### flow/constraint.sdc
create_clock -name core_clock -period 3.99 [get_ports {clk}]
set_input_delay 0.7980 -clock core_clock [delete_from_list [all_inputs] [get_ports {clk}]]
set_output_delay 0.7980 -clock core_clock [all_outputs]
set_load 0.01 [all_outputs]
### flow/run.sh
#!/bin/bash
# the make line also repeats each setting of config.mk as NAME=value (left out here)
make -C /OpenROAD-flow-scripts/flow DESIGN_CONFIG=/design/flow/config.mk WORK_HOME=/design/flow/orfs CLKGATE_MAP_FILE= finish
### flow/design.v
`timescale 1ns / 1ps
module reg_file(
	input clk,
	input write_en,
	input [3:0] wrData,
	input [15:0] DataIn,
	input [3:0] rdDataA,
	input [3:0] rdDataB,
	output reg [15:0] A,
	output reg [15:0] B);
	reg [15:0] reg1,  reg2,  reg3,  reg4;
   reg [15:0] reg5,  reg6,  reg7,  reg8;
   reg [15:0] reg9,  reg10, reg11, reg12;
   reg [15:0] reg13, reg14, reg15;
	always@(*)
	begin
		case (rdDataA)
		 0 : A = 0;
		 1 : A = reg1;
		 2 : A = reg2;
		 3 : A = reg3;
		 4 : A = reg4;
		 5 : A = reg5;
		 6 : A = reg6;
		 7 : A = reg7;
		 8 : A = reg8;
		 9 : A = reg9;
		 10 : A = reg10;
		 11 : A = reg11;
		 12 : A = reg12;
		 13 : A = reg13;
		 14 : A = reg14;
		 15 : A = reg15;
		endcase
		case (rdDataB)
		 0 : B = 0;
		 1 : B = reg1;
		 2 : B = reg2;
		 3 : B = reg3;
		 4 : B = reg4;
		 5 : B = reg5;
		 6 : B = reg6;
		 7 : B = reg7;
		 8 : B = reg8;
		 9 : B = reg9;
		 10 : B = reg10;
		 11 : B = reg11;
		 12 : B = reg12;
		 13 : B = reg13;
		 14 : B = reg14;
		 15 : B = reg15;
		endcase	
	end
	always@(posedge clk)
	begin
	   if (write_en)
			case (wrData)
				0 : begin end
				1 : reg1 <= DataIn;
				2 : reg2 <= DataIn;
				3 : reg3 <= DataIn;
				4 : reg4 <= DataIn;
				5 : reg5 <= DataIn;
				6 : reg6 <= DataIn;
				7 : reg7 <= DataIn;
				8 : reg8 <= DataIn;
				9 : reg9 <= DataIn;
			  10 : reg10 <= DataIn;
			  11 : reg11 <= DataIn;
			  12 : reg12 <= DataIn;
			  13 : reg13 <= DataIn;
			  14 : reg14 <= DataIn;
			  15 : reg15 <= DataIn;
			endcase
	end
endmodule
`timescale 1ns / 1ps
module Core(
	input             clk,
	input             rst,                        
	input      [15:0] mem_to_core_data,           
	output reg [15:0] core_to_mem_data,           
	output reg [23:0] core_to_mem_address,        
	output reg        core_to_mem_write_enable);  
	parameter ADD  = 4'b0000;
	parameter ADDI = 4'b0001;
	parameter SUB  = 4'b0010;
	parameter LW   = 4'b0011;
	parameter SW   = 4'b0100;
	parameter LUI  = 4'b0101;
	parameter CMP  = 4'b0110;
	parameter BR   = 4'b0111;
	parameter JMP  = 4'b1000;
	parameter SLL  = 4'b1001;
	parameter SLR  = 4'b1010;
	parameter AND  = 4'b1011;
	parameter NAND = 4'b1100;
	parameter OR   = 4'b1101;
	parameter NOT  = 4'b1110;
	parameter LLI  = 4'b1111;
	parameter FETCH   = 3'b000;
	parameter DECODE  = 3'b001;
	parameter EXECUTE = 3'b010;
	parameter LOAD1   = 3'b011;
	parameter LOAD2   = 3'b100;
	parameter STORE   = 3'b101;
	parameter BRANCH  = 3'b110;
	parameter JUMP    = 3'b111;
	reg        zero;                   
	reg        negative;               
	reg        addr_ext;               
	reg [2:0]  core_state;             
	reg [23:0] pc;                     
	reg [3:0]  opcode;
	reg [3:0]  offset;
	reg [3:0]  dest_index;
	reg [3:0]  branch_index;
	reg [7:0]  immediate;
	reg [15:0] reg_data1;
	reg [15:0] reg_data2;
	reg         write_enable;
	reg  [3:0]  read_index1;
	reg  [3:0]  read_index2;
	reg  [3:0]  write_index;
	reg  [15:0] write_data;
	wire [15:0] read_data1;
	wire [15:0] read_data2;
	reg_file _reg_file(
	 .clk      (clk), 
	 .rdDataA  (read_index1),
	 .rdDataB  (read_index2),
	 .write_en (write_enable),
	 .DataIn   (write_data),
	 .wrData   (write_index),
	 .A		  (read_data1),
	 .B		  (read_data2));
	always@(*)
	begin
	 read_index1  = 0;
	 read_index2  = 0;
	 write_data   = 0;
	 write_enable = 0;
	 write_index  = 0;
	 core_to_mem_address      = 0;
	 core_to_mem_data         = 0;
	 core_to_mem_write_enable = 0;
	 case (core_state)
	  FETCH:   core_to_mem_address = pc;
	  DECODE:  begin 
				   read_index1 = mem_to_core_data[11:8];  
				   read_index2 = mem_to_core_data[7:4];   
			     end
	  EXECUTE: begin 
	            write_index  = dest_index;
				   write_enable = 1;
				   if      (opcode == ADD)
				    write_data = reg_data1 + reg_data2;
				   else if (opcode == ADDI)
				    write_data = reg_data1 + immediate;
				   else if (opcode == SUB)
				    write_data = reg_data2 - reg_data1;						 
				   else if (opcode == SLL)
				    write_data = reg_data1 << offset;
				   else if (opcode == SLR)
				    write_data = reg_data1 >> offset;
				   else if (opcode == AND)
				    write_data = reg_data1 & reg_data2;
				   else if (opcode == NAND)
				    write_data = ~(reg_data1 & reg_data2);
				   else if (opcode == OR)
				    write_data = reg_data1 | reg_data2;
				   else if (opcode == NOT)
				    write_data = ~reg_data1;
				   else if (opcode == LUI)
				    write_data = {immediate, reg_data1[7:0]};
				   else if (opcode == LLI)
				    write_data = {reg_data1[15:8], immediate};
				   else if (opcode == CMP)
				    write_enable = 0;
				  end
	  LOAD1:   begin
					if (addr_ext == 0)
				    core_to_mem_address = pc;
					else
					 core_to_mem_address = {immediate, mem_to_core_data};
				  end
	  LOAD2:   begin
				   write_enable = 1;
				   write_index  = dest_index;
				   write_data   = mem_to_core_data;
				  end
	  STORE:   begin
					if (addr_ext == 0)
					 core_to_mem_address = pc;
					else
					 begin
					  core_to_mem_address      = {immediate,mem_to_core_data};
					  core_to_mem_data         = reg_data1;
				     core_to_mem_write_enable = 1;
					 end
				  end
	  BRANCH: begin 
					if (addr_ext == 0)
				    core_to_mem_address = pc;
					else
					 core_to_mem_address = core_to_mem_address;
				 end
	  JUMP:   begin 
			      if (addr_ext == 0)
				    core_to_mem_address = pc;
					else
					 core_to_mem_address = core_to_mem_address;
				 end
	 endcase
	end
	always@(posedge clk)
	 begin	
	 if (rst)
	  begin
	   core_state <= FETCH;
	   pc         <= 24'h3c8c;
	   addr_ext   <= 0;
	  end
	 else
	 case (core_state)
	  FETCH:   begin 
			      core_state <= DECODE;
			      pc         <= pc + 1'b1;
			     end
	  DECODE:  begin
				   opcode        = mem_to_core_data[15:12];
				   immediate    <= mem_to_core_data[7:0];
				   offset       <= mem_to_core_data[3:0];
				   reg_data1    <= read_data1;
				   reg_data2    <= read_data2;
					branch_index <= mem_to_core_data[11:8];
				   if (opcode == LW || opcode == LUI || opcode == LLI || opcode == ADDI)
				    dest_index <= mem_to_core_data[11:8];
				   else
				    dest_index <= mem_to_core_data[7:4];
				   if (opcode == ADD  ||
				       opcode == ADDI ||
				       opcode == SUB  ||
				       opcode == CMP  ||
				       opcode == SLL  ||
				       opcode == SLR  ||
				       opcode == AND  ||
				       opcode == NAND ||
				       opcode == OR   ||
				       opcode == LUI  ||
				       opcode == LLI  ||
				       opcode == NOT)
				    core_state <= EXECUTE;
				   else if (opcode == LW)
				    core_state <= LOAD1;
				   else if (opcode == SW)
				    core_state <= STORE;
				   else if (opcode == BR)
				    core_state <= BRANCH;
				   else if (opcode == JMP)
				    core_state <= JUMP;
				  end
	  EXECUTE: begin 
				   if (opcode == CMP) 
				    begin
					  zero <= reg_data1 == reg_data2;
					  if (reg_data1 < reg_data2)
					   negative <= 1;	
					  else
					   negative <= 0;
				    end
				   core_state <= FETCH;
				  end
	  LOAD1:   begin
				   if (addr_ext == 1)
				    begin 
				     core_state <= LOAD2;
			        addr_ext   <= 0;
				    end
				   else
				    addr_ext <= 1;
				  end
	  LOAD2:   begin
	            core_state <= FETCH;
					pc         <= pc + 1'b1;
	           end
	  STORE:   begin
				   if (addr_ext == 1)
					 begin
				     core_state <= FETCH;
					  pc         <= pc + 1'b1;
					  addr_ext   <= 0;
					 end
				   else
				    addr_ext <= 1;
				  end
	  BRANCH:  begin
					if (addr_ext == 1)
				    begin 
				     if      (branch_index == 4'b0000)  
				      if (zero)
				       pc <= {immediate, mem_to_core_data};
				      else
				       pc <= pc + 1'b1; 
				     else if (branch_index == 4'b0001)  
				      if (!zero)
				       pc <= {immediate, mem_to_core_data};	
				      else
				       pc <= pc + 1'b1; 					  
				     else if (branch_index == 4'b0010)  
				      if (negative)
				       pc <= {immediate, mem_to_core_data};	
				      else
				       pc <= pc + 1'b1;
				     else if (branch_index == 4'b0011)  
				      if (zero || negative)
				       pc <= {immediate, mem_to_core_data};	
				      else
				       pc <= pc + 1'b1;					  
				     else if (branch_index == 4'b0100)  
				      if (!negative && !zero)
				       pc <= {immediate, mem_to_core_data}; 
				      else
				       pc <= pc + 1'b1;
				     else if (branch_index == 4'b0101)  
				      if (!negative || zero)
				       pc <= {immediate, mem_to_core_data};
				      else
				       pc <= pc + 1'b1;  
				     core_state <= FETCH;
				     addr_ext   <= 0;
				    end
				   else
				    addr_ext <= 1;
				  end
	  JUMP:    begin
				   if (addr_ext == 1)
				    begin 
			        pc <= {immediate, mem_to_core_data};
				     core_state <= FETCH;
			        addr_ext <= 0;
				    end
				   else
				    addr_ext <= 1;
				  end	
	  endcase
	 end
endmodule
### flow/config.mk
export PLATFORM = sky130hd
export DESIGN_NAME = Core
export DESIGN_NICKNAME = Core
export VERILOG_FILES = /design/flow/design.v
export SDC_FILE = /design/flow/constraint.sdc
export NUM_CORES = 4
export LEC_CHECK = 0
export ABC_AREA = 1
export CAP_MARGIN = 35
export CELL_PAD_IN_SITES_GLOBAL_PLACEMENT = 3
export CORE_MARGIN = 2
export CORE_UTILIZATION = 40
export SLEW_MARGIN = 5
export TNS_END_PERCENT = 25
==> results.py, run 1 <==
# Metrics from the implementation run
metrics = {
    "global_routing": {
        "grt_pass1_vias": 21826,
        "grt_pass1_wl_um": 152000,
        "grt_usage_pct": 35.4,
        "antenna_found_initial": 1,
        "grt_overflow_total": 0,
        "grt_start_max_net_pins": 64,
    },
    "timing": {
        "period_needed_ns": 3.75,
        "finalHoldViolCount": 0,
        "relSlewSlack_pct": 36.4,
        "setup_violations": 0,
        "fin_setup_tns_ns": 0,
        "finalClockPeriodUsage_pct": 94.0,
        "tightest_slew_ns": 0.952,
        "skew_ns": 0.0491,
        "fmax_mhz": 267,
        "hold_ws_ns": 0.505,
        "slew_viol_final": 0,
        "rsz0062_at_grt": "false",
    },
    "synthesis": {
        "synth.avg_cell_area_um2": 7.42,
        "syn-num-nets": 3123,
        "simple_gate_share_pct": 23.6,
        "yosys_cells": 3044,
        "numSynthFlops": 327,
        "yosysUniqueCellTypes": 51,
        "syn_inst": 3044,
        "common_cells": "nand2_1 (754), inv_1 (409), o21ai_0 (301), edfxtp_1 (294), a21oi_1 (235)",
        "area_leaders": "edfxtp_1 (39%), nand2_1 (13%), inv_1 (6.8%)",
        "yosys.stat.seqShare_pct": 42.0,
        "ys_area_um2": 22600,
        "yosys_most_used_dff": "edfxtp_1",
        "yosys.area.top_type_share_pct": 39.1,
        "ys_sh_xor_pct": 0.969,
        "syn_area_um2": 22600,
        "most_common_cell": "nand2_1",
        "edf_count": 294,
        "largest_area_cell": "edfxtp_1",
        "adder_share_pct": 3.48,
        "mux_area_share_pct": 0.0443,
        "async_reset_ff_share_pct": 0,
        "synth_warnings": 2,
        "compound_area_share_pct": 20.4,
        "logic_family": "simple AND/OR/NAND/NOR gates",
    },
    "die": {
        "io-pin-count": 59,
        "fp.dieW_um": 242,
        "chipArea_um2": 58400,
        "fp_util_pct": 40.2,
        "die_height_um": 242,
        "coreArea_um2": 56200,
        "rows": 87,
    },
    "worst_setup_path": {
        "end_kind": "primary output",
        "path_class": "reg2out",
        "cp-start-kind": "flip-flop",
        "cp_top_family": "buffers and inverters",
        "crit_end": "core_to_mem_data[2]",
        "slowest_stage": "clkdlybuf4s50_1",
        "arrival_ns": 2.95,
        "crit_chain": "inv_2 -> nand2_1 -> nor3_2 -> inv_2 -> nor4_1 -> nand2_1 -> buf_4 -> nor2_1 -> clkdlybuf4s50_1",
        "worstRegToRegCells": 13,
        "ff2ff_setup_slack_ns": 0.40,
        "path_max_fanout": 17,
        "crit_required_ns": 3.19,
        "r2r_start": "reg_data1[8]$_DFFE_PP_",
        "timing.rr.end": "_reg_file.reg13[11]$_DFFE_PP_",
        "path_depth": 9,
        "slowest_delay_ns": 0.55,
        "crit_buf_inv": 4,
        "critPathLaunch": "core_state[1]$_DFF_P_",
    },
    "min_path": {
        "holdCritPathClass": "reg2reg",
        "hold_path.startpoint": "core_state[0]$_DFF_P_",
        "hold_depth": 2,
        "holdPathEnd": "core_state[4]$_DFF_P_",
    },
    "power": {
        "sw_frac_of_total_pct": 30.0,
        "ir_drop_uv": 611,
        "share_comb_of_total_power_pct": 16.5,
        "total_power_mw": 8.68,
        "p_clk_share_pct": 38.5,
        "powerClk_mw": 3.34,
        "power_leader": "sequential cells",
        "p_switching_mw": 2.60,
        "pwr-share-seq_pct": 45.0,
        "internal_power_mw": 6.08,
        "sequentialPower_mw": 3.91,
        "powerDensity_nw_per_um2": 334,
        "leakage_nw": 11.0,
        "comb_cell_power_mw": 1.43,
    },
    "flow_run": {
        "warnings": 61,
        "maxCapViolations": 0,
    },
    "layout": {
        "comb_area_um2": 11000,
        "fin_util_pct": 46.2,
        "fin_area_um2": 26000,
        "final-seq-area_um2": 9490,
        "nFillCells": 5714,
        "syn_to_final_growth_pct": 14.9,
        "fin_nets": 3245,
    },
    "placement": {
        "port_buffers": 58,
        "gp_congestion": 0.972,
        "dpl.hpwl_um": 78500,
        "dpl-instance-area_um2": 24800,
    },
    "detailed_routing": {
        "drt_wl_total_um": 107000,
        "drc": 0,
        "antennaDiodeCount": 0,
        "wire_per_inst_um": 27.2,
        "drtIter0Drc": 2828,
        "avgViaCountPerCell": 5.97,
        "drt-pass1-iter-count": 7,
        "ant_nets": 0,
        "vias": 23583,
    },
    "clock_tree": {
        "root_buffer": "clkbuf_16",
        "clk_path_buf_depth": 3,
        "numClockSinks": 327,
        "cts_tree": "done",
        "clkSlewWorstSetupHoldPaths_ns": 0.06,
        "clk-insertion-delay-late_ns": 0.59,
        "cts-buffers-inserted": 38,
        "hold_buffers": 0,
        "cts_max_level": 2,
    },
    "run_status": {
        "status": "timing/DRC/antenna clean",
    },
}
[layout make-up]
class	count	area share, %
Multi-Input combinational cell	2157	42.4
Sequential cell	327	36.5
Timing Repair Buffer	204	6.68
Inverter	437	6.33
Clock buffer	48	3.81
Tap cell	756	3.64
Clock inverter	19	0.602
Timing Repair inverter	1	0.0289
[metal layers]
| metal | vias to the layer above | track usage (%) | wire, um |
|---|---|---|---|
| met1 | 11265 | 46.7 | 43100 |
| met5 | - | 0 | 13 |
| li1 | 10680 | - | - |
| met2 | 1331 | 57.7 | 49000 |
| met4 | 2 | 15.4 | 5640 |
| met3 | 305 | 5.32 | 9550 |
[timing repair]
| item | in CTS | in global routing |
|---|---|---|
| setup buffers | 0 | 2 |
| setup endpoints to repair | 0 | 5 |
| resized | 0 | 4 |
[stage by stage]
stage / worst slack (ns) / cells
5_1_grt: 0.0655 / 3949
6_report: 0.241 / 3949
4_1_cts: 0.157 / 3946
2_1_floorplan: 0.626 / 3044
3_3_place_gp: 0.322 / 3878
3_5_place_dp: 0.345 / 3879
==> run 2: changes to the inputs <==
Settings changed: ABC_AREA 1 to unset, CAP_MARGIN 35 to 20, CELL_PAD_IN_SITES_GLOBAL_PLACEMENT 3 to unset, CORE_UTILIZATION 40 to 72, CTS_CLUSTER_SIZE set to 21, PLACE_DENSITY_LB_ADDON set to 0.28, SETUP_SLACK_MARGIN set to 0.47, SLEW_MARGIN 5 to 20, TNS_END_PERCENT 25 to unset.
Clock period 3.99 ns to 3.39 ns, I/O delays scaled along.
==> run 2 against run 1 <==
  * Synthesized area down 5.9%
  * The flow now stops in global routing (5_1_grt)
  * Synthesized cell count fell by 30%
  * Die area is 47% lower
==> results.py, run 2 <==
# Physical implementation metrics
metrics = {
    "run_status": {
        "status": "stopped before the end",
        "lastStage": "global routing (5_1_grt)",
        "error": "[ERROR GRT-0232] Routing congestion too high. Check the congestion heatmap in the GUI.",
    },
    "placement": {
        "port_buffers": 58,
        "dp_slack_ns": -0.165,
        "dpl.hpwl_um": 58400,
        "gp_congestion": 1.31,
        "place_inst": 2586,
    },
    "synthesis": {
        "yosys_cells": 2116,
        "simple_gate_share_pct": 17.7,
        "common_cells": "edfxtp_1 (294), nor2_1 (166), nand2_1 (159), o21ai_0 (135), a21oi_1 (105)",
        "numSynthFlops": 327,
        "area_leaders": "edfxtp_1 (42%), ha_1 (3.4%), o21ai_0 (3.2%)",
        "compound_area_share_pct": 21.9,
        "edf_count": 294,
        "adder_share_pct": 3.70,
        "ys_sh_xor_pct": 2.27,
        "async_reset_ff_share_pct": 0,
        "yosysUniqueCellTypes": 84,
        "syn-num-nets": 2195,
        "synth_warnings": 2,
        "syn_area_um2": 21300,
        "logic_family": "AND-OR/OR-AND gates",
        "largest_area_cell": "edfxtp_1",
        "yosys.area.top_type_share_pct": 41.5,
        "yosys_most_used_dff": "edfxtp_1",
        "mux_area_share_pct": 5.21,
        "syn_inst": 2116,
        "ys_area_um2": 21300,
        "yosys.stat.seqShare_pct": 44.6,
        "synth.avg_cell_area_um2": 10.0,
        "most_common_cell": "edfxtp_1",
    },
    "clock_tree": {
        "root_buffer": "clkbuf_16",
        "cts_max_level": 2,
        "numClockSinks": 327,
        "clk_path_buf_depth": 3,
        "cts-buffers-inserted": 34,
        "hold_buffers": 0,
    },
    "die": {
        "io-pin-count": 59,
        "rows": 62,
        "die_height_um": 176,
        "fp_util_pct": 73.7,
        "coreArea_um2": 28900,
        "chipArea_um2": 30900,
        "fp.dieW_um": 176,
    },
    "global_routing": {
        "grt_overflow_total": 564,
        "grt_usage_pct": 89.9,
    },
}
-- run 2: metrics by stage --
stage               power, mW  hold WS (ns)  instance area, um2  utilization (%)
floorplan                5.62         0.495               21300                -
global placement         6.15         0.518               23200             80.5
detailed placement       6.22         0.536               23200             80.5
CTS                      10.1         0.554               25100             87.0
-- run 2: timing repair --
item | in CTS
setup endpoints to repair | 241
gates cloned | 3
buffers inserted | 39
gates resized | 184
pin swaps | 31
hold endpoints to repair | 0
-- run 2: metal layers --
metal / track usage [%] / overflow
met5: 51.0 / 3
met4: 91.5 / 193
met1: 89.2 / 30
met2: 100 / 303
met3: 81.9 / 35
==> run 3: changes to the inputs <==
Settings changed: CORE_UTILIZATION 72 to 66, CTS_CLUSTER_SIZE 21 to unset, MAX_ROUTING_LAYER set to met4, PLACE_DENSITY_LB_ADDON 0.28 to unset, SETUP_SLACK_MARGIN 0.47 to -0.08.
Clock period 3.39 ns to 5.52 ns, I/O delays scaled along.
==> run 3 against run 2 <==
  * Now clean on timing, DRC and antenna
  * Synthesized cell count is the same
  * Synthesized area is the same
  * Die area grew 8.9%
==> results.py, run 3 <==
# Metrics from the implementation run
metrics = {
    "run_status": {
        "status": "timing/DRC/antenna clean",
    },
    "clock_tree": {
        "post_cts_buffers": 0,
        "clk_path_buf_depth": 3,
        "hold_buffers": 0,
        "cts_max_level": 2,
        "cts-buffers-inserted": 36,
        "post_cts_resized": 0,
        "numClockSinks": 327,
        "root_buffer": "clkbuf_16",
        "clkSlewWorstSetupHoldPaths_ns": 0.06,
        "clk-insertion-delay-late_ns": 0.56,
        "cts_tree": "done",
    },
    "worst_setup_path": {
        "slowest_stage": "dfxtp_1",
        "path_max_fanout": 27,
        "slowest_delay_ns": 0.68,
        "cp_common_cell": "nand2_1",
        "critPathLaunch": "core_state[7]$_DFF_P_",
        "cp-start-kind": "flip-flop",
        "ff2ff_setup_slack_ns": 1.19,
        "crit_end": "core_to_mem_address[11]",
        "arrival_ns": 3.83,
        "crit_buf_inv": 1,
        "r2r_start": "reg_data1[6]$_DFFE_PP_",
        "worstRegToRegCells": 10,
        "timing.rr.end": "_reg_file.reg7[11]$_DFFE_PP_",
        "path_depth": 7,
        "crit_required_ns": 4.42,
        "path_class": "reg2out",
        "end_kind": "primary output",
        "cp_top_family": "simple AND/OR/NAND/NOR gates",
        "crit_chain": "or2_2 -> nor3_1 -> nand2_1 -> nand2_1 -> o21ai_0 -> a21oi_1 -> clkdlybuf4s50_1",
    },
    "layout": {
        "fin_area_um2": 23500,
        "fin_nets": 2210,
        "syn_to_final_growth_pct": 10.5,
        "nFillCells": 2174,
        "layout.cells.non_filler": 2563,
    },
    "flow_run": {
        "warnings": 61,
        "maxCapViolations": 0,
    },
    "synthesis": {
        "area_leaders": "edfxtp_1 (42%), ha_1 (3.4%), o21ai_0 (3.2%)",
        "syn_inst": 2116,
        "synth_warnings": 2,
        "yosys_most_used_dff": "edfxtp_1",
        "synth.avg_cell_area_um2": 10.0,
        "largest_area_cell": "edfxtp_1",
        "syn-num-nets": 2195,
        "edf_count": 294,
        "logic_family": "AND-OR/OR-AND gates",
        "common_cells": "edfxtp_1 (294), nor2_1 (166), nand2_1 (159), o21ai_0 (135), a21oi_1 (105)",
        "ys_sh_xor_pct": 2.27,
        "yosys.stat.seqShare_pct": 44.6,
        "compound_area_share_pct": 21.9,
        "async_reset_ff_share_pct": 0,
        "yosys.area.top_type_share_pct": 41.5,
        "adder_share_pct": 3.70,
        "simple_gate_share_pct": 17.7,
        "syn_area_um2": 21300,
        "mux_area_share_pct": 5.21,
        "yosys_cells": 2116,
        "ys_area_um2": 21300,
        "yosysUniqueCellTypes": 84,
        "most_common_cell": "edfxtp_1",
        "numSynthFlops": 327,
    },
    "die": {
        "coreArea_um2": 31600,
        "rows": 65,
        "io-pin-count": 59,
        "fp_util_pct": 67.2,
        "die_height_um": 183,
        "fp.dieW_um": 183,
        "chipArea_um2": 33700,
    },
    "power": {
        "total_power_mw": 6.25,
        "share_comb_of_total_power_pct": 15.2,
        "p_clk_share_pct": 39.3,
        "comb_cell_power_mw": 0.948,
        "leakage_nw": 7.96,
        "ir_drop_uv": 299,
        "sw_frac_of_total_pct": 28.6,
        "p_switching_mw": 1.79,
        "powerClk_mw": 2.46,
        "internal_power_mw": 4.46,
        "sequentialPower_mw": 2.84,
        "power_leader": "sequential cells",
        "pwr-share-seq_pct": 45.5,
        "powerDensity_nw_per_um2": 266,
    },
    "min_path": {
        "holdCritPathClass": "reg2reg",
        "hold_path.startpoint": "pc[5]$_SDFFE_PP0P_",
        "holdPathEnd": "pc[5]$_SDFFE_PP0P_",
        "hold_depth": 2,
    },
    "global_routing": {
        "grt_overflow_total": 0,
        "grt_pass1_wl_um": 129000,
        "grt_usage_pct": 53.8,
        "grt_pass1_vias": 19981,
        "grt_start_max_net_pins": 45,
        "antenna_found_initial": 2,
    },
    "timing": {
        "fmax_mhz": 202,
        "relSlewSlack_pct": 6.85,
        "fin_setup_tns_ns": 0,
        "finalHoldViolCount": 0,
        "slew_viol_final": 0,
        "finalClockPeriodUsage_pct": 89.5,
        "setup_slack_ns": 0.581,
        "setup_violations": 0,
        "rsz0062_at_grt": "false",
        "tightest_slew_ns": 1.39,
        "skew_ns": 0.0302,
        "period_needed_ns": 4.94,
    },
    "detailed_routing": {
        "wire_per_inst_um": 34.5,
        "avgViaCountPerCell": 8.30,
        "drc": 0,
        "vias": 21276,
        "drt_wl_total_um": 88500,
        "ant_nets": 0,
        "drt-pass1-iter-count": 17,
        "drtIter0Drc": 4733,
    },
    "placement": {
        "dp_slack_ns": 1.10,
        "dpl.hpwl_um": 59300,
        "gp_congestion": 1.10,
        "port_buffers": 58,
        "place_inst": 2495,
        "dpl-instance-area_um2": 22300,
    },
}
## run 3: per-layer routing
metal | global-route usage [%] | vias to the layer above | part of all wire (%)
met4 | 40.9 | 0 | 10
met2 | 77.1 | 2427 | 42
met5 | - | - | 0
li1 | - | 8310 | -
met1 | 61.5 | 9693 | 31
met3 | 19.9 | 846 | 17
## run 3: cell type report
cell class	instances	area (um2)	area share (%)
antenna	3	7.51	0.0320
clock buffer	44	941	4.00
clock inverter	21	223	0.948
inverter	63	239	1.02
multi-input combinational	1560	10900	46.3
sequential	327	9490	40.4
tap	402	503	2.14
timing repair buffer	143	1220	5.19
## run 3: metrics by stage
| step | hold WS (ns) | util (%) |
|---|---|---|
| 2_1_floorplan | 0.495 | - |
| 3_3_place_gp | 0.532 | 70.5 |
| 6_report | 0.567 | 74.3 |
| 3_5_place_dp | 0.548 | 70.5 |
| 5_1_grt | 0.583 | 74.3 |
| 4_1_cts | 0.560 | 74.1 |
==> run 4: changes to the inputs <==
Settings changed: CTS_CLUSTER_DIAMETER set to 102, CTS_CLUSTER_SIZE set to 24, MAX_ROUTING_LAYER met4 to unset, SETUP_SLACK_MARGIN -0.08 to unset.
Clock period 5.52 ns to 3.41 ns, I/O delays scaled along.
==> run 4 against run 3 <==
  * Now fails the layout checks on negative setup slack
  * Count of clock-buffer cells in the layout down 21
  * Combinational power increased by 79%
  * Hold slack got worse by 0.013 ns
  * Critical path depth grew 4
  * Synthesized cell count is the same
  * Sequential power rose by 61%
  * First-iteration DRC count shrank 14%
  * Sequential cell count stayed put
==> results.py, run 4 <==
# Metrics from the implementation run
metrics = {
    "timing": {
        "setup_slack_ns": -0.00871,
        "hold_ws_ns": 0.554,
        "slew_viol_final": 0,
        "tightest_slew_ns": 1.20,
        "fmax_mhz": 293,
        "relSlewSlack_pct": 19.3,
        "period_needed_ns": 3.42,
        "finalClockPeriodUsage_pct": 100,
        "finalHoldViolCount": 0,
        "skew_ns": 0.0280,
        "setup_violations": 15,
    },
    "flow_run": {
        "warnings": 61,
        "maxCapViolations": 0,
    },
    "clock_tree": {
        "numClockSinks": 327,
        "clkSlewWorstSetupHoldPaths_ns": 0.10,
        "clk-insertion-delay-late_ns": 0.53,
        "cts_max_level": 1,
        "cts-buffers-inserted": 17,
        "clk_path_buf_depth": 3,
        "hold_buffers": 0,
        "cts_tree": "done",
        "root_buffer": "clkbuf_16",
    },
    "power": {
        "internal_power_mw": 6.07,
        "power_leader": "sequential cells",
        "share_comb_of_total_power_pct": 20.0,
        "p_clk_share_pct": 26.3,
        "comb_cell_power_mw": 1.70,
        "sequentialPower_mw": 4.56,
        "powerDensity_nw_per_um2": 353,
        "sw_frac_of_total_pct": 28.5,
        "ir_drop_uv": 616,
        "leakage_nw": 8.43,
        "total_power_mw": 8.49,
        "pwr-share-seq_pct": 53.7,
        "p_switching_mw": 2.42,
        "powerClk_mw": 2.24,
    },
    "synthesis": {
        "syn-num-nets": 2195,
        "compound_area_share_pct": 21.9,
        "yosysUniqueCellTypes": 84,
        "synth_warnings": 2,
        "largest_area_cell": "edfxtp_1",
        "mux_area_share_pct": 5.21,
        "ys_sh_xor_pct": 2.27,
        "yosys_cells": 2116,
        "ys_area_um2": 21300,
        "syn_inst": 2116,
        "async_reset_ff_share_pct": 0,
        "yosys.area.top_type_share_pct": 41.5,
        "common_cells": "edfxtp_1 (294), nor2_1 (166), nand2_1 (159), o21ai_0 (135), a21oi_1 (105)",
        "numSynthFlops": 327,
        "simple_gate_share_pct": 17.7,
        "logic_family": "AND-OR/OR-AND gates",
        "yosys.stat.seqShare_pct": 44.6,
        "adder_share_pct": 3.70,
        "synth.avg_cell_area_um2": 10.0,
        "yosys_most_used_dff": "edfxtp_1",
        "area_leaders": "edfxtp_1 (42%), ha_1 (3.4%), o21ai_0 (3.2%)",
        "most_common_cell": "edfxtp_1",
        "edf_count": 294,
        "syn_area_um2": 21300,
    },
    "worst_setup_path": {
        "cp_common_cell": "buf_4",
        "cp-start-kind": "flip-flop",
        "end_kind": "flip-flop",
        "path_depth": 11,
        "crit_required_ns": 3.68,
        "cp_top_family": "AND-OR/OR-AND gates",
        "path_max_fanout": 15,
        "critPathLaunch": "reg_data2[1]$_DFFE_PP_",
        "ff2ff_setup_slack_ns": -0.009,
        "crit_buf_inv": 3,
        "crit_chain": "inv_1 -> ha_1 -> o21bai_1 -> o211a_1 -> buf_4 -> o311ai_1 -> a31oi_1 -> mux2_2 -> nor4_4 -> o21ai_1 -> buf_4",
        "crit_end": "_reg_file.reg9[15]$_DFFE_PP_",
        "path_class": "reg2reg",
        "arrival_ns": 3.69,
        "r2r_start": "reg_data2[1]$_DFFE_PP_",
        "worstRegToRegCells": 11,
        "timing.rr.end": "_reg_file.reg9[15]$_DFFE_PP_",
        "slowest_delay_ns": 0.54,
        "slowest_stage": "edfxtp_1",
    },
    "detailed_routing": {
        "drc": 0,
        "wire_per_inst_um": 32.6,
        "ant_nets": 0,
        "drt-pass1-iter-count": 14,
        "drt_wl_total_um": 86700,
        "avgViaCountPerCell": 7.95,
        "vias": 21142,
        "drtIter0Drc": 4079,
        "antennaDiodeCount": 0,
    },
    "layout": {
        "fin_area_um2": 24100,
        "final-seq-area_um2": 9490,
        "nFillCells": 2191,
        "syn_to_final_growth_pct": 13.3,
        "fin_nets": 2331,
        "fin_util_pct": 76.1,
        "comb_area_um2": 10900,
    },
    "placement": {
        "dpl.hpwl_um": 60700,
        "dpl-instance-area_um2": 23500,
        "port_buffers": 58,
        "dp_slack_ns": -0.238,
        "gp_congestion": 1.14,
    },
    "global_routing": {
        "antenna_found_initial": 1,
        "grt_start_max_net_pins": 47,
        "grt_pass1_wl_um": 127000,
        "grt_usage_pct": 51.3,
        "grt_overflow_total": 0,
        "grt_pass1_vias": 19912,
    },
    "min_path": {
        "hold_depth": 2,
        "hold_path.startpoint": "pc[5]$_SDFFE_PP0P_",
        "holdCritPathClass": "reg2reg",
        "holdPathEnd": "pc[5]$_SDFFE_PP0P_",
    },
    "die": {
        "rows": 65,
        "fp_util_pct": 67.2,
        "die_height_um": 183,
        "io-pin-count": 59,
        "chipArea_um2": 33700,
        "fp.dieW_um": 183,
        "coreArea_um2": 31600,
    },
    "run_status": {
        "status": "complete, but fails checks",
        "so.violations": "negative setup slack",
    },
}
[run 4: layer usage]
| layer | GRT usage (%) | vias to the layer above | wire (um) |
|---|---|---|---|
| met5 | 0 | - | 22 |
| met4 | 36.1 | 4 | 8570 |
| met3 | 15.4 | 687 | 14100 |
| met2 | 76.3 | 2253 | 36200 |
| met1 | 64.2 | 9685 | 27800 |
| li1 | - | 8513 | - |
[run 4: cell type report]
type	instances	area share (%)
clock buffers	23	1.95
clock inverters	2	0.0572
inverters	63	0.982
multi-input cells	1560	45.3
flip-flops and latches	327	39.4
well taps	402	2.09
repair buffers	283	10.2
[run 4: timing repair]
item                                    4_1_cts  5_1_grt
endpoints found under the setup margin       77      103
resized                                      10       14
setup buffers                                 0        1
pin swaps                                     1        0
cloned                                        0        0
[run 4: stage by stage]
step	std cells	setup TNS (ns)
after global placement	2633	-4.28
final	2660	-0.110
after global routing	2660	-0.0107
after CTS	2658	0
after detailed placement	2633	-4.63
after floorplan	2116	0
==> run 5: changes to the inputs <==
Settings changed: CTS_CLUSTER_DIAMETER 102 to unset, CTS_CLUSTER_SIZE 24 to 25, SETUP_SLACK_MARGIN set to -0.14.
Clock period 3.41 ns to 3.04 ns, I/O delays scaled along.
==> run 5 against run 4 <==
  * Global-route usage increased by 3.6 points
  * Hold slack better by 0.0079 ns
  * Critical path depth grew 2
  * Critical path type unchanged
  * Sequential power grew 12%
  * The layout still fails its checks (negative setup slack)
  * Highest routed layer unchanged
  * Non-clock buffer count up 113
  * Count of clock-buffer cells in the layout up 21
  * Core utilization up 6.4 points
  * Largest cell class unchanged
  * Final cell count grew 6.0%
==> results.py, run 5 <==
# Metrics from the implementation run
metrics = {
    "timing": {
        "fmax_mhz": 301,
        "slew_viol_final": 0,
        "finalHoldViolCount": 0,
        "rsz0062_at_grt": "true",
        "finalClockPeriodUsage_pct": 109,
        "setup_violations": 194,
        "fin_setup_tns_ns": -20.60,
        "tightest_slew_ns": 1.28,
        "period_needed_ns": 3.33,
        "relSlewSlack_pct": 14.6,
        "setup_slack_ns": -0.287,
        "skew_ns": 0.0456,
    },
    "worst_setup_path": {
        "path_depth": 13,
        "cp_common_cell": "buf_4",
        "ff2ff_setup_slack_ns": -0.29,
        "cp_top_family": "buffers and inverters",
        "path_class": "reg2reg",
        "crit_end": "_reg_file.reg3[14]$_DFFE_PP_",
        "end_kind": "flip-flop",
        "cp-start-kind": "flip-flop",
        "crit_buf_inv": 5,
        "r2r_start": "reg_data1[3]$_DFFE_PP_",
        "arrival_ns": 3.62,
        "crit_chain": "inv_2 -> ha_4 -> buf_4 -> buf_4 -> o21a_1 -> o31a_1 -> nor3_2 -> buf_4 -> o21ai_1 -> nand2_2 -> mux2i_4 -> a41oi_2 -> buf_12",
        "worstRegToRegCells": 13,
        "path_max_fanout": 15,
        "critPathLaunch": "reg_data1[3]$_DFFE_PP_",
        "crit_required_ns": 3.34,
        "slowest_delay_ns": 0.58,
        "timing.rr.end": "_reg_file.reg3[14]$_DFFE_PP_",
        "slowest_stage": "edfxtp_1",
    },
    "power": {
        "comb_cell_power_mw": 2.13,
        "power_leader": "sequential cells",
        "leakage_nw": 9.76,
        "internal_power_mw": 8.54,
        "p_clk_share_pct": 39.3,
        "powerDensity_nw_per_um2": 457,
        "powerClk_mw": 4.68,
        "sw_frac_of_total_pct": 28.4,
        "sequentialPower_mw": 5.11,
        "pwr-share-seq_pct": 42.9,
        "ir_drop_uv": 710,
        "p_switching_mw": 3.39,
        "share_comb_of_total_power_pct": 17.9,
    },
    "synthesis": {
        "yosys.stat.seqShare_pct": 44.6,
        "syn_area_um2": 21300,
        "ys_sh_xor_pct": 2.27,
        "mux_area_share_pct": 5.21,
        "area_leaders": "edfxtp_1 (42%), ha_1 (3.4%), o21ai_0 (3.2%)",
        "numSynthFlops": 327,
        "adder_share_pct": 3.70,
        "ys_area_um2": 21300,
        "synth.avg_cell_area_um2": 10.0,
        "logic_family": "AND-OR/OR-AND gates",
        "yosys_cells": 2116,
        "async_reset_ff_share_pct": 0,
        "yosysUniqueCellTypes": 84,
        "yosys.area.top_type_share_pct": 41.5,
        "yosys_most_used_dff": "edfxtp_1",
        "syn_inst": 2116,
        "most_common_cell": "edfxtp_1",
        "edf_count": 294,
        "syn-num-nets": 2195,
        "common_cells": "edfxtp_1 (294), nor2_1 (166), nand2_1 (159), o21ai_0 (135), a21oi_1 (105)",
        "simple_gate_share_pct": 17.7,
        "compound_area_share_pct": 21.9,
        "largest_area_cell": "edfxtp_1",
        "synth_warnings": 2,
    },
    "clock_tree": {
        "cts-buffers-inserted": 36,
        "clk-insertion-delay-late_ns": 0.55,
        "cts_tree": "done",
        "root_buffer": "clkbuf_16",
        "clk_path_buf_depth": 3,
        "clkSlewWorstSetupHoldPaths_ns": 0.06,
        "numClockSinks": 327,
        "hold_buffers": 0,
        "cts_max_level": 2,
    },
    "placement": {
        "dpl.hpwl_um": 63300,
        "port_buffers": 58,
        "place_inst": 2738,
        "gp_congestion": 1.20,
        "dpl-instance-area_um2": 24400,
    },
    "detailed_routing": {
        "avgViaCountPerCell": 8.10,
        "drt_wl_total_um": 94500,
        "drtIter0Drc": 5225,
        "vias": 22841,
        "ant_nets": 0,
        "drc": 0,
        "wire_per_inst_um": 33.5,
        "drt-pass1-iter-count": 12,
    },
    "global_routing": {
        "antenna_found_initial": 9,
        "grt_use_met2_pct": 79.5,
        "grt.busiest_layer": "met2",
        "grt_pass1_vias": 20980,
        "grt_usage_pct": 54.9,
        "grt_overflow_total": 0,
        "use_met3_pct": 23.6,
        "grt_pass1_wl_um": 135000,
        "grt_start_max_net_pins": 43,
        "met1_usage_pct": 64.4,
    },
    "die": {
        "chipArea_um2": 33700,
        "die_height_um": 183,
        "fp_util_pct": 67.2,
        "fp.dieW_um": 183,
        "rows": 65,
        "io-pin-count": 59,
        "coreArea_um2": 31600,
    },
    "min_path": {
        "holdCritPathClass": "reg2reg",
        "holdPathEnd": "pc[21]$_SDFFE_PP0P_",
        "hold_path.startpoint": "pc[21]$_SDFFE_PP0P_",
        "hold_depth": 2,
    },
    "flow_run": {
        "maxCapViolations": 0,
        "warnings": 62,
    },
    "layout": {
        "fin_nets": 2464,
        "fin_area_um2": 26100,
        "syn_to_final_growth_pct": 22.8,
        "nFillCells": 1884,
        "layout.cells.non_filler": 2819,
    },
    "run_status": {
        "status": "complete, but fails checks",
        "so.violations": "negative setup slack",
    },
}
==> run 5: area by class of cell <==
cell class	instances	area (um2)	area share, %
Multi-Input combinational cell	1561	11200	42.8
Sequential cell	327	9490	36.4
Timing Repair Buffer	396	3430	13.1
Clock buffer	44	1000	3.85
Tap cell	402	503	1.93
Clock inverter	22	243	0.930
Inverter	63	236	0.906
Antenna cell	4	10.0	0.0383
==> run 5: what timing repair did <==
action	4_1_cts	5_1_grt
pin swaps	5	11
buffers inserted	2	6
resized	42	64
cloned	1	2
endpoints found under the setup margin	146	219
==> run 5: layer usage <==
metal | vias up | part of all wire [%]
met5 | - | 0.15
met4 | 10 | 11
met3 | 927 | 18
met2 | 2710 | 40
met1 | 10375 | 30
li1 | 8819 | -
==> run 5: metrics by stage <==
step                worst slack (ns)  util, %  power [mW]  hold slack [ns]
floorplan                    -0.0804        -        6.26            0.495
global placement              -0.533     77.0        7.06            0.536
detailed placement            -0.550     77.1        7.11            0.543
CTS                           -0.138     81.3        11.6            0.553
global route                  -0.334     82.5        12.1            0.593
finish                        -0.287     82.5        11.9            0.562
==> run 6: changes to the inputs <==
Settings changed: CORE_UTILIZATION 66 to 40, CTS_CLUSTER_SIZE 25 to unset, SETUP_SLACK_MARGIN -0.14 to unset.
Clock period 3.04 ns to 5.41 ns, I/O delays scaled along.
==> run 6 against run 5 <==
  * Critical path depth fell by 5
  * Final area fell by 7.9%
  * Critical path type is now reg2out
  * Core utilization fell by 37 points
  * Now clean on timing, DRC and antenna
  * Setup slack improved by 0.77 ns
  * Sequential power fell by 43%
==> results.py, run 6 <==
# Metrics from the implementation run
metrics = {
    "run_status": {
        "status": "timing/DRC/antenna clean",
    },
    "clock_tree": {
        "cts_tree": "done",
        "clkSlewWorstSetupHoldPaths_ns": 0.06,
        "post_cts_resized": 0,
        "cts_max_level": 2,
        "cts-buffers-inserted": 37,
        "post_cts_buffers": 0,
        "clk_path_buf_depth": 3,
        "root_buffer": "clkbuf_16",
        "numClockSinks": 327,
        "clk-insertion-delay-late_ns": 0.60,
        "hold_buffers": 0,
    },
    "power": {
        "internal_power_mw": 4.64,
        "pwr-share-seq_pct": 44.9,
        "sequentialPower_mw": 2.90,
        "share_comb_of_total_power_pct": 14.9,
        "powerDensity_nw_per_um2": 269,
        "comb_cell_power_mw": 0.962,
        "power_leader": "sequential cells",
        "leakage_nw": 8.05,
        "ir_drop_uv": 228,
        "powerClk_mw": 2.60,
        "p_clk_share_pct": 40.2,
        "sw_frac_of_total_pct": 28.3,
        "p_switching_mw": 1.83,
    },
    "synthesis": {
        "synth.avg_cell_area_um2": 10.0,
        "ys_sh_xor_pct": 2.27,
        "common_cells": "edfxtp_1 (294), nor2_1 (166), nand2_1 (159), o21ai_0 (135), a21oi_1 (105)",
        "area_leaders": "edfxtp_1 (42%), ha_1 (3.4%), o21ai_0 (3.2%)",
        "synth_warnings": 2,
        "syn_inst": 2116,
        "async_reset_ff_share_pct": 0,
        "logic_family": "AND-OR/OR-AND gates",
        "yosys_cells": 2116,
        "syn-num-nets": 2195,
        "simple_gate_share_pct": 17.7,
        "yosys_most_used_dff": "edfxtp_1",
        "adder_share_pct": 3.70,
        "ys_area_um2": 21300,
        "most_common_cell": "edfxtp_1",
        "yosys.area.top_type_share_pct": 41.5,
        "syn_area_um2": 21300,
        "yosysUniqueCellTypes": 84,
        "compound_area_share_pct": 21.9,
        "largest_area_cell": "edfxtp_1",
        "yosys.stat.seqShare_pct": 44.6,
        "mux_area_share_pct": 5.21,
        "numSynthFlops": 327,
        "edf_count": 294,
    },
    "placement": {
        "port_buffers": 58,
        "gp_congestion": 1.02,
        "dpl.hpwl_um": 64900,
    },
    "die": {
        "fp.dieW_um": 235,
        "rows": 84,
        "coreArea_um2": 52600,
        "chipArea_um2": 55000,
        "die_height_um": 235,
        "fp_util_pct": 40.5,
        "io-pin-count": 59,
    },
    "layout": {
        "comb_area_um2": 10900,
        "syn_to_final_growth_pct": 13.1,
        "fin_nets": 2225,
        "final-seq-area_um2": 9490,
        "nFillCells": 4942,
        "fin_util_pct": 45.7,
    },
    "timing": {
        "skew_ns": 0.0583,
        "finalHoldViolCount": 0,
        "slew_viol_final": 0,
        "fin_setup_tns_ns": 0,
        "relSlewSlack_pct": 19.3,
        "tightest_slew_ns": 1.20,
        "period_needed_ns": 4.92,
        "fmax_mhz": 203,
        "setup_violations": 0,
        "finalClockPeriodUsage_pct": 91.0,
        "rsz0062_at_grt": "false",
    },
    "worst_setup_path": {
        "arrival_ns": 3.84,
        "cp_common_cell": "nand2_1",
        "crit_buf_inv": 2,
        "crit_chain": "buf_4 -> or2_2 -> nor3_1 -> nand2_1 -> nand2_1 -> o21ai_0 -> a21oi_1 -> clkdlybuf4s50_1",
        "worstRegToRegCells": 8,
        "cp-start-kind": "flip-flop",
        "ff2ff_setup_slack_ns": 1.20,
        "r2r_start": "reg_data1[1]$_DFFE_PP_",
        "path_depth": 8,
        "crit_end": "core_to_mem_address[21]",
        "cp_top_family": "simple AND/OR/NAND/NOR gates",
        "timing.rr.end": "_reg_file.reg9[5]$_DFFE_PP_",
        "slowest_delay_ns": 0.60,
        "end_kind": "primary output",
        "path_max_fanout": 23,
        "path_class": "reg2out",
        "slowest_stage": "nand2_1",
        "crit_required_ns": 4.33,
        "critPathLaunch": "core_state[3]$_DFF_P_",
    },
    "global_routing": {
        "grt_start_max_net_pins": 38,
        "antenna_found_initial": 1,
        "grt_pass1_vias": 18654,
        "grt_usage_pct": 33.3,
        "grt_pass1_wl_um": 133000,
        "grt_overflow_total": 0,
    },
    "detailed_routing": {
        "drt_wl_total_um": 92300,
        "wire_per_inst_um": 32.2,
        "avgViaCountPerCell": 6.88,
        "drt-pass1-iter-count": 6,
        "drtIter0Drc": 3084,
        "ant_nets": 0,
        "drc": 0,
        "vias": 19705,
    },
    "flow_run": {
        "warnings": 59,
        "maxCapViolations": 0,
    },
    "min_path": {
        "hold_depth": 2,
        "hold_path.startpoint": "pc[5]$_SDFFE_PP0P_",
        "holdPathEnd": "pc[5]$_SDFFE_PP0P_",
        "holdCritPathClass": "reg2reg",
    },
}
run 6: routing by layer:
layer | part of all wire (%) | global-route usage [%] | up-vias | routed length, um
met5 | 0 | 0 | - | 0
met4 | 6.8 | 19.3 | 0 | 6310
met3 | 10 | 6.33 | 381 | 9410
met2 | 45 | 53.0 | 1431 | 41500
met1 | 38 | 42.4 | 9563 | 35100
li1 | - | - | 8330 | -
run 6: metrics by stage:
stage	power, mW	hold slack [ns]	setup slack, ns	instance area (um2)	instances
floorplan	3.51	0.495	2.04	21300	2116
finish	6.47	0.565	0.486	24000	2864
CTS	6.46	0.557	0.587	24000	2863
global placement	3.88	0.534	1.08	22800	2795
global route	6.65	0.594	0.363	24000	2863
detailed placement	3.89	0.549	0.945	22800	2795
run 6: final cells by class:
type | instances | share of cell area, %
Antenna cell | 1 | 0.0104
Timing Repair Buffer | 157 | 5.51
Tap cell | 688 | 3.58
Sequential cell | 327 | 39.5
Multi-Input combinational cell | 1560 | 45.3
Clock buffer | 45 | 4.02
Clock inverter | 23 | 1.15
Inverter | 63 | 0.984
==> run 7: changes to the inputs <==
Settings changed: CAP_MARGIN 20 to 40, CORE_UTILIZATION 40 to 65, CTS_CLUSTER_DIAMETER set to 38, CTS_CLUSTER_SIZE set to 21, SETUP_SLACK_MARGIN set to 0.47.
Clock period 5.41 ns to 3.2 ns, I/O delays scaled along.
==> run 7 against run 6 <==
  * Sequential power increased by 68%
  * Final cell count is 1.1% higher
  * Count of clock-buffer cells in the layout grew 6
  * Highest routed layer is now met5
  * The layout now fails its checks (negative setup slack)
  * Via count increased by 20%
==> results.py, run 7 <==
# Metrics from the implementation run
metrics = {
    "run_status": {
        "status": "complete, but fails checks",
        "so.violations": "negative setup slack",
    },
    "synthesis": {
        "compound_area_share_pct": 21.9,
        "ys_sh_xor_pct": 2.27,
        "synth.avg_cell_area_um2": 10.0,
        "yosys.area.top_type_share_pct": 41.5,
        "logic_family": "AND-OR/OR-AND gates",
        "ys_area_um2": 21300,
        "largest_area_cell": "edfxtp_1",
        "yosys.stat.seqShare_pct": 44.6,
        "area_leaders": "edfxtp_1 (42%), ha_1 (3.4%), o21ai_0 (3.2%)",
        "syn_area_um2": 21300,
        "syn_inst": 2116,
        "syn-num-nets": 2195,
        "most_common_cell": "edfxtp_1",
        "adder_share_pct": 3.70,
        "numSynthFlops": 327,
        "mux_area_share_pct": 5.21,
        "edf_count": 294,
        "synth_warnings": 2,
        "async_reset_ff_share_pct": 0,
        "simple_gate_share_pct": 17.7,
        "common_cells": "edfxtp_1 (294), nor2_1 (166), nand2_1 (159), o21ai_0 (135), a21oi_1 (105)",
        "yosys_most_used_dff": "edfxtp_1",
        "yosysUniqueCellTypes": 84,
        "yosys_cells": 2116,
    },
    "power": {
        "pwr-share-seq_pct": 39.0,
        "internal_power_mw": 8.55,
        "leakage_nw": 9.88,
        "powerDensity_nw_per_um2": 458,
        "powerClk_mw": 5.43,
        "total_power_mw": 12.5,
        "comb_cell_power_mw": 2.21,
        "p_switching_mw": 3.96,
        "sw_frac_of_total_pct": 31.7,
        "share_comb_of_total_power_pct": 17.6,
        "sequentialPower_mw": 4.88,
        "p_clk_share_pct": 43.4,
        "ir_drop_uv": 1190,
        "power_leader": "clock",
    },
    "global_routing": {
        "grt_overflow_total": 0,
        "grt_start_max_net_pins": 47,
        "grt_usage_pct": 56.8,
        "grt_pass1_vias": 21451,
        "grt_pass1_wl_um": 139000,
        "antenna_found_initial": 6,
    },
    "timing": {
        "setup_slack_ns": -0.357,
        "relSlewSlack_pct": 33.6,
        "setup_violations": 88,
        "fmax_mhz": 281,
        "finalHoldViolCount": 0,
        "hold_ws_ns": 0.563,
        "tightest_slew_ns": 0.995,
        "period_needed_ns": 3.56,
        "rsz0062_at_grt": "true",
        "slew_viol_final": 0,
        "skew_ns": 0.0416,
        "finalClockPeriodUsage_pct": 111,
    },
    "placement": {
        "port_buffers": 58,
        "dpl.hpwl_um": 62200,
        "dpl-instance-area_um2": 23900,
        "gp_congestion": 1.17,
        "place_inst": 2715,
    },
    "worst_setup_path": {
        "slowest_stage": "edfxtp_1",
        "critPathLaunch": "reg_data1[9]$_DFFE_PP_",
        "crit_end": "_reg_file.reg15[15]$_DFFE_PP_",
        "cp_top_family": "simple AND/OR/NAND/NOR gates",
        "arrival_ns": 3.86,
        "ff2ff_setup_slack_ns": -0.36,
        "path_max_fanout": 8,
        "path_class": "reg2reg",
        "timing.rr.end": "_reg_file.reg15[15]$_DFFE_PP_",
        "r2r_start": "reg_data1[9]$_DFFE_PP_",
        "path_depth": 10,
        "cp-start-kind": "flip-flop",
        "crit_buf_inv": 3,
        "worstRegToRegCells": 10,
        "slowest_delay_ns": 0.71,
        "crit_chain": "inv_2 -> buf_4 -> ha_1 -> o21a_1 -> nor4_2 -> a31oi_2 -> mux2_4 -> nor4_4 -> buf_12 -> o21ai_4",
        "end_kind": "flip-flop",
        "crit_required_ns": 3.50,
    },
    "detailed_routing": {
        "avgViaCountPerCell": 8.16,
        "drt-pass1-iter-count": 22,
        "vias": 23627,
        "drt_wl_total_um": 102000,
        "ant_nets": 0,
        "drtIter0Drc": 5774,
        "wire_per_inst_um": 35.3,
        "drc": 0,
    },
    "die": {
        "chipArea_um2": 34200,
        "rows": 66,
        "die_height_um": 185,
        "io-pin-count": 59,
        "fp_util_pct": 65.7,
        "fp.dieW_um": 185,
        "coreArea_um2": 32400,
    },
    "clock_tree": {
        "hold_buffers": 0,
        "numClockSinks": 327,
        "cts_max_level": 2,
        "clk_path_buf_depth": 3,
        "cts-buffers-inserted": 48,
        "clk-insertion-delay-late_ns": 0.64,
        "clkSlewWorstSetupHoldPaths_ns": 0.06,
        "root_buffer": "clkbuf_16",
        "cts_tree": "done",
    },
    "layout": {
        "layout.cells.non_filler": 2895,
        "syn_to_final_growth_pct": 28.5,
        "nFillCells": 1700,
        "fin_util_pct": 84.4,
        "comb_area_um2": 11900,
        "fin_area_um2": 27300,
        "final-seq-area_um2": 9500,
        "fin_nets": 2485,
    },
    "min_path": {
        "hold_path.startpoint": "pc[9]$_SDFFE_PP0P_",
        "holdPathEnd": "pc[9]$_SDFFE_PP0P_",
        "hold_depth": 2,
        "holdCritPathClass": "reg2reg",
    },
    "flow_run": {
        "warnings": 65,
        "maxCapViolations": 0,
    },
}
[run 7: area by class of cell]
cell class / count / area share [%]
diodes: 8 / 0.0733
clock buffers: 51 / 4.44
clock inverters: 38 / 1.55
inverters: 63 / 0.884
multi-input cells: 1562 / 43.7
flip-flops and latches: 327 / 34.8
well taps: 442 / 2.03
repair buffers: 404 / 12.6
[run 7: timing repair]
item	4_1_cts	5_1_grt
hold endpoints to repair	0	0
buffers inserted	48	18
endpoints found under the setup margin	352	495
pin swaps	54	65
gates resized	297	152
gates cloned	5	6
[run 7: metal layers]
metal,up-vias,track usage [%],wire (um)
met4,16,44.7,12100
met2,2862,80.8,40100
met5,-,4.44,476
met3,1115,28.7,18900
met1,10732,64.2,30700
li1,8902,-,-
[run 7: per-stage QoR]
stage | setup TNS (ns) | setup WS (ns)
finish | -11.64 | -0.357
global route | -10.17 | -0.323
CTS | 0 | 0.109
detailed placement | -7.39 | -0.190
global placement | -6.08 | -0.125
floorplan | 0 | 0.283
==> run 8: changes to the inputs <==
Settings changed: CAP_MARGIN 40 to 20, CORE_UTILIZATION 65 to 16, CTS_CLUSTER_DIAMETER 38 to unset, CTS_CLUSTER_SIZE 21 to unset, SETUP_SLACK_MARGIN 0.47 to unset.
Clock period 3.2 ns to 9.4 ns, I/O delays scaled along.
==> run 8 against run 7 <==
  * Now clean on timing, DRC and antenna
  * Global-route usage shrank 44 points
  * Sequential power shrank 66%
  * Non-clock buffer count shrank 271
  * Die area rose to 4.0 times the previous value
==> results.py, run 8 <==
# Metrics from the implementation run
metrics = {
    "timing": {
        "fmax_mhz": 170,
        "finalHoldViolCount": 0,
        "period_needed_ns": 5.87,
        "relSlewSlack_pct": 18.2,
        "tightest_slew_ns": 1.22,
        "setup_violations": 0,
        "slew_viol_final": 0,
        "fin_setup_tns_ns": 0,
        "skew_ns": 0.0591,
        "finalClockPeriodUsage_pct": 62.5,
        "rsz0062_at_grt": "false",
        "hold_ws_ns": 0.565,
    },
    "clock_tree": {
        "clk-insertion-delay-late_ns": 0.60,
        "clkSlewWorstSetupHoldPaths_ns": 0.06,
        "clk_path_buf_depth": 3,
        "root_buffer": "clkbuf_16",
        "cts_max_level": 2,
        "post_cts_resized": 0,
        "cts-buffers-inserted": 38,
        "post_cts_buffers": 0,
        "numClockSinks": 327,
        "cts_tree": "done",
        "hold_buffers": 0,
    },
    "synthesis": {
        "yosys.area.top_type_share_pct": 41.5,
        "yosys_cells": 2116,
        "area_leaders": "edfxtp_1 (42%), ha_1 (3.4%), o21ai_0 (3.2%)",
        "most_common_cell": "edfxtp_1",
        "yosys_most_used_dff": "edfxtp_1",
        "mux_area_share_pct": 5.21,
        "async_reset_ff_share_pct": 0,
        "largest_area_cell": "edfxtp_1",
        "syn_inst": 2116,
        "syn_area_um2": 21300,
        "adder_share_pct": 3.70,
        "compound_area_share_pct": 21.9,
        "synth.avg_cell_area_um2": 10.0,
        "yosysUniqueCellTypes": 84,
        "numSynthFlops": 327,
        "ys_sh_xor_pct": 2.27,
        "logic_family": "AND-OR/OR-AND gates",
        "syn-num-nets": 2195,
        "edf_count": 294,
        "simple_gate_share_pct": 17.7,
        "synth_warnings": 2,
        "yosys.stat.seqShare_pct": 44.6,
        "ys_area_um2": 21300,
        "common_cells": "edfxtp_1 (294), nor2_1 (166), nand2_1 (159), o21ai_0 (135), a21oi_1 (105)",
    },
    "power": {
        "comb_cell_power_mw": 0.570,
        "pwr-share-seq_pct": 44.1,
        "sequentialPower_mw": 1.67,
        "ir_drop_uv": 112,
        "sw_frac_of_total_pct": 28.0,
        "power_leader": "sequential cells",
        "leakage_nw": 7.98,
        "powerDensity_nw_per_um2": 149,
        "internal_power_mw": 2.72,
        "share_comb_of_total_power_pct": 15.1,
        "p_clk_share_pct": 40.8,
        "p_switching_mw": 1.06,
        "powerClk_mw": 1.54,
        "total_power_mw": 3.78,
    },
    "worst_setup_path": {
        "crit_chain": "buf_4 -> or2_2 -> nor3_1 -> nand2_1 -> nand2_1 -> o21ai_0 -> a21oi_1 -> clkdlybuf4s50_1",
        "end_kind": "primary output",
        "slowest_delay_ns": 0.69,
        "worstRegToRegCells": 10,
        "crit_buf_inv": 2,
        "ff2ff_setup_slack_ns": 4.71,
        "cp_common_cell": "nand2_1",
        "cp_top_family": "simple AND/OR/NAND/NOR gates",
        "timing.rr.end": "_reg_file.reg4[15]$_DFFE_PP_",
        "crit_required_ns": 7.52,
        "critPathLaunch": "core_state[3]$_DFF_P_",
        "path_depth": 8,
        "crit_end": "core_to_mem_address[1]",
        "path_max_fanout": 31,
        "cp-start-kind": "flip-flop",
        "slowest_stage": "nand2_1",
        "r2r_start": "reg_data1[9]$_DFFE_PP_",
        "path_class": "reg2out",
        "arrival_ns": 3.99,
    },
    "min_path": {
        "holdCritPathClass": "reg2reg",
        "hold_path.startpoint": "pc[22]$_SDFFE_PP0P_",
        "hold_depth": 2,
        "holdPathEnd": "pc[22]$_SDFFE_PP0P_",
    },
    "flow_run": {
        "maxCapViolations": 0,
        "warnings": 59,
    },
    "detailed_routing": {
        "drc": 0,
        "avgViaCountPerCell": 5.09,
        "drt-pass1-iter-count": 9,
        "wire_per_inst_um": 23.7,
        "drtIter0Drc": 3122,
        "ant_nets": 0,
        "vias": 19911,
        "drt_wl_total_um": 92800,
    },
    "global_routing": {
        "antenna_found_initial": 5,
        "grt_overflow_total": 0,
        "grt_pass1_wl_um": 132000,
        "grt_start_max_net_pins": 52,
        "grt_usage_pct": 13.0,
        "grt_pass1_vias": 18446,
    },
    "die": {
        "fp_util_pct": 16.1,
        "fp.dieW_um": 369,
        "chipArea_um2": 136000,
        "io-pin-count": 59,
        "coreArea_um2": 132000,
        "die_height_um": 369,
        "rows": 133,
    },
    "placement": {
        "port_buffers": 58,
        "dpl-instance-area_um2": 24000,
        "gp_congestion": 0.967,
        "dpl.hpwl_um": 63900,
    },
    "run_status": {
        "status": "timing/DRC/antenna clean",
    },
    "layout": {
        "fin_nets": 2202,
        "fin_area_um2": 25300,
        "syn_to_final_growth_pct": 18.9,
        "nFillCells": 14381,
    },
}
## run 8: stage by stage
stage	worst slack (ns)	instances	util [%]
final	3.53	3908	19.2
after global routing	3.30	3906	19.2
after CTS	3.51	3906	19.2
after detailed placement	3.69	3838	18.2
after global placement	3.63	3838	18.2
after floorplan	4.59	2116	-
## run 8: per-layer routing
metal | global-route usage [%] | share of wire (%) | routed length [um] | vias to the layer above
met5 | 0 | 0.012 | 11 | -
met4 | 6.06 | 5.3 | 4900 | 2
met3 | 3.37 | 12 | 11200 | 320
met2 | 19.8 | 43 | 39800 | 1542
met1 | 17.2 | 40 | 36800 | 9748
li1 | - | - | - | 8299
## run 8: layout make-up
type	instances	area [um2]	share of cell area, %
inverter	63	236	0.935
sequential	327	9490	37.5
multi-input combinational	1560	10900	43.2
timing repair buffer	133	1140	4.52
clock inverter	20	243	0.960
clock buffer	48	1050	4.16
antenna	2	5.00	0.0198
tap	1755	2200	8.68
==> run 9: changes to the inputs <==
Settings changed: ABC_AREA set to 1, CAP_MARGIN 20 to 40, CELL_PAD_IN_SITES_GLOBAL_PLACEMENT set to 2, CORE_ASPECT_RATIO set to 0.52, CORE_UTILIZATION 16 to 40, CTS_CLUSTER_DIAMETER set to 253, GPL_ROUTABILITY_DRIVEN set to 1, GPL_TIMING_DRIVEN set to 0, HOLD_SLACK_MARGIN set to 0.26, MAX_ROUTING_LAYER set to met4, MIN_ROUTING_LAYER set to met2, SLEW_MARGIN 20 to 30.
Clock period 9.4 ns to 3.31 ns, I/O delays scaled along.
==> run 9 against run 8 <==
  * The flow now stops in global routing (5_1_grt)
  * Synthesized cell count grew 44%
  * Synthesized area increased by 6.3%
  * Die area shrank 57%
==> results.py, run 9 <==
# Physical implementation metrics
metrics = {
    "die": {
        "chipArea_um2": 58500,
        "coreArea_um2": 55500,
        "fp_util_pct": 40.7,
        "rows": 62,
        "fp.dieW_um": 334,
        "die_height_um": 175,
        "io-pin-count": 59,
    },
    "global_routing": {
        "grt_overflow_total": 1082,
        "grt_usage_pct": 81.5,
    },
    "run_status": {
        "status": "stopped before the end",
        "error": "[ERROR GRT-0116] Global routing finished with congestion. Check the congestion regions in the DRC Viewer.",
        "lastStage": "global routing (5_1_grt)",
    },
    "clock_tree": {
        "clk_path_buf_depth": 3,
        "root_buffer": "clkbuf_16",
        "hold_buffers": 0,
        "cts-buffers-inserted": 34,
        "cts_max_level": 2,
        "numClockSinks": 327,
    },
    "synthesis": {
        "numSynthFlops": 327,
        "syn_area_um2": 22600,
        "yosysUniqueCellTypes": 51,
        "simple_gate_share_pct": 23.6,
        "syn_inst": 3044,
        "ys_area_um2": 22600,
        "synth_warnings": 2,
        "edf_count": 294,
        "common_cells": "nand2_1 (754), inv_1 (409), o21ai_0 (301), edfxtp_1 (294), a21oi_1 (235)",
        "compound_area_share_pct": 20.4,
        "async_reset_ff_share_pct": 0,
        "ys_sh_xor_pct": 0.969,
        "largest_area_cell": "edfxtp_1",
        "logic_family": "simple AND/OR/NAND/NOR gates",
        "mux_area_share_pct": 0.0443,
        "synth.avg_cell_area_um2": 7.42,
        "adder_share_pct": 3.48,
        "most_common_cell": "nand2_1",
        "yosys_most_used_dff": "edfxtp_1",
        "yosys.area.top_type_share_pct": 39.1,
        "syn-num-nets": 3123,
        "yosys_cells": 3044,
        "yosys.stat.seqShare_pct": 42.0,
        "area_leaders": "edfxtp_1 (39%), nand2_1 (13%), inv_1 (6.8%)",
    },
    "placement": {
        "port_buffers": 58,
        "gp_congestion": 1.21,
        "dpl.hpwl_um": 89400,
    },
}
run 9: timing repair:
action                                  CTS
endpoints found under the setup margin  268
gates resized                           149
buffers inserted                         29
cloned                                    1
pin swaps                                13
run 9: through the flow:
step / cell area (um2) / utilization (%) / cells / worst slack [ns]
2_1_floorplan: 22600 / - / 3044 / 0.0823
3_3_place_gp: 24100 / 43.4 / 3838 / -1.88
3_5_place_dp: 24700 / 44.6 / 3861 / -1.17
4_1_cts: 26300 / 47.4 / 3944 / 0.00994
run 9: layer usage:
layer,overflow,track usage [%]
met1,-,-
met2,30,83.4
met3,1024,100
met4,28,45.5
met5,-,-
Power and IR drop assume default switching activity.
